==> run F <==
Design thresholding, start of the top module:
module thresholding(
    input wire clk, reset, enable,
    input wire signed [11 : 0] sig,
    output reg signed [11 : 0] y,
    output reg done,
    output reg [11 : 0] id
    );
clock: 12.6 ns
lec_check: 0
cap_margin: 35
core_aspect_ratio: 1.11
core_margin: 2
core_utilization: 72
cts_cluster_diameter: 389
cts_cluster_size: 34
hold_slack_margin: 0.27
max_routing_layer: met5
min_routing_layer: met1
place_density_lb_addon: 0.0
slew_margin: 35
run.sh (not shown) runs the stock make flow with config.mk's settings and CLKGATE_MAP_FILE=.
==> inputs of run E, as changes to run F <==
- CAP_MARGIN: 35 -> 25
- CELL_PAD_IN_SITES_DETAIL_PLACEMENT: not set -> 2
- CELL_PAD_IN_SITES_GLOBAL_PLACEMENT: not set -> 3
- CORE_ASPECT_RATIO: 1.11 -> 1.5
- CORE_UTILIZATION: 72 -> 58
- CTS_CLUSTER_DIAMETER: 389 -> 192
- CTS_CLUSTER_SIZE: 34 -> not set
- GPL_ROUTABILITY_DRIVEN: not set -> 0
- HOLD_SLACK_MARGIN: 0.27 -> not set
- PLACE_DENSITY: not set -> 0.64
- PLACE_DENSITY_LB_ADDON: 0.0 -> not set
- SLEW_MARGIN: 35 -> 40
==> flow/constraint.sdc (replaced) <==
create_clock -name core_clock -period 9.82 [get_ports {clk}]
set_input_delay 1.9640 -clock core_clock [delete_from_list [all_inputs] [get_ports {clk}]]
set_output_delay 1.9640 -clock core_clock [all_outputs]
set_load 0.01 [all_outputs]
==> inputs of run Z, as changes to run F <==
- ABC_AREA: not set -> 0
- CAP_MARGIN: 35 -> 20
- CELL_PAD_IN_SITES_DETAIL_PLACEMENT: not set -> 2
- CELL_PAD_IN_SITES_GLOBAL_PLACEMENT: not set -> 1
- CORE_ASPECT_RATIO: 1.11 -> not set
- CORE_UTILIZATION: 72 -> 59
- CTS_CLUSTER_DIAMETER: 389 -> not set
- CTS_CLUSTER_SIZE: 34 -> 78
- GPL_TIMING_DRIVEN: not set -> 0
- HOLD_SLACK_MARGIN: 0.27 -> not set
- MAX_ROUTING_LAYER: met5 -> not set
- MIN_ROUTING_LAYER: met1 -> not set
- PLACE_DENSITY_LB_ADDON: 0.0 -> not set
- SLEW_MARGIN: 35 -> 15
- TNS_END_PERCENT: not set -> 30
==> flow/constraint.sdc (replaced) <==
create_clock -name core_clock -period 10.7 [get_ports {clk}]
set_input_delay 2.1400 -clock core_clock [delete_from_list [all_inputs] [get_ports {clk}]]
set_output_delay 2.1400 -clock core_clock [all_outputs]
set_load 0.01 [all_outputs]
==> run notes <==
### Synthesis
- **synth unique cells** 109
- **cell area after synthesis** 13300 um2
- **cell taking the most area after synthesis** dfxtp_1
- **post-synthesis adder-cell area fraction** 6.29%
- **Simple Share, Synth** 17.7%
- **mux cell area share after synthesis** 14.0%
- **Post-Synthesis Net Count** 1603
- **Largest cells by area** dfxtp_1 (30%), mux2i_1 (14%), nor2_1 (7.2%)

### Floorplanning
- **horizontal die size** 128 um
- **Die ar.** 24200 um2
- **vertical die dimension** 190 um
- **Core Box Area** 22500 um2
- **core utilization at floorplan** 59.3%
- **FP Rows** 67

### Outcome
- **error message** [ERROR GPL-0301] Utilization 125.637 % exceeds 100%.
- **last step reached** global placement without I/O
- **status** stopped before the end

That was run E.
==> run notes <==
### Outcome
- **status** stopped before the end
- **last step reached** detailed placement
- **error message** [ERROR DPL-0033] detailed placement checks failed during check placement.

### Floorplanning
- **core utilization at floorplan** 60.5%
- **vertical die dimension** 154 um
- **Die ar.** 23800 um2
- **Core Box Area** 22000 um2
- **horizontal die size** 154 um

### Synthesis
- **cell area after synthesis** 13300 um2
- **post-synthesis adder-cell area fraction** 6.29%
- **Largest cells by area** dfxtp_1 (30%), mux2i_1 (14%), nor2_1 (7.2%)
- **Simple Share, Synth** 17.7%
- **cell taking the most area after synthesis** dfxtp_1
- **synth unique cells** 109
- **Post-Synthesis Net Count** 1603

That was run Z.
==> run notes <==
### Floorplanning
- **Die ar.** 19600 um2
- **core utilization at floorplan** 73.2%
- **FP Rows** 52
- **Core Box Area** 18200 um2
- **vertical die dimension** 147 um

### Synthesis
- **synth unique cells** 109
- **cell taking the most area after synthesis** dfxtp_1
- **cell area after synthesis** 13300 um2
- **mux cell area share after synthesis** 14.0%
- **Largest cells by area** dfxtp_1 (30%), mux2i_1 (14%), nor2_1 (7.2%)

### Outcome
- **error message** [ERROR GRT-0116] Global routing finished with congestion. Check the congestion regions in the DRC Viewer.
- **last step reached** global routing
- **status** stopped before the end

That was run F.
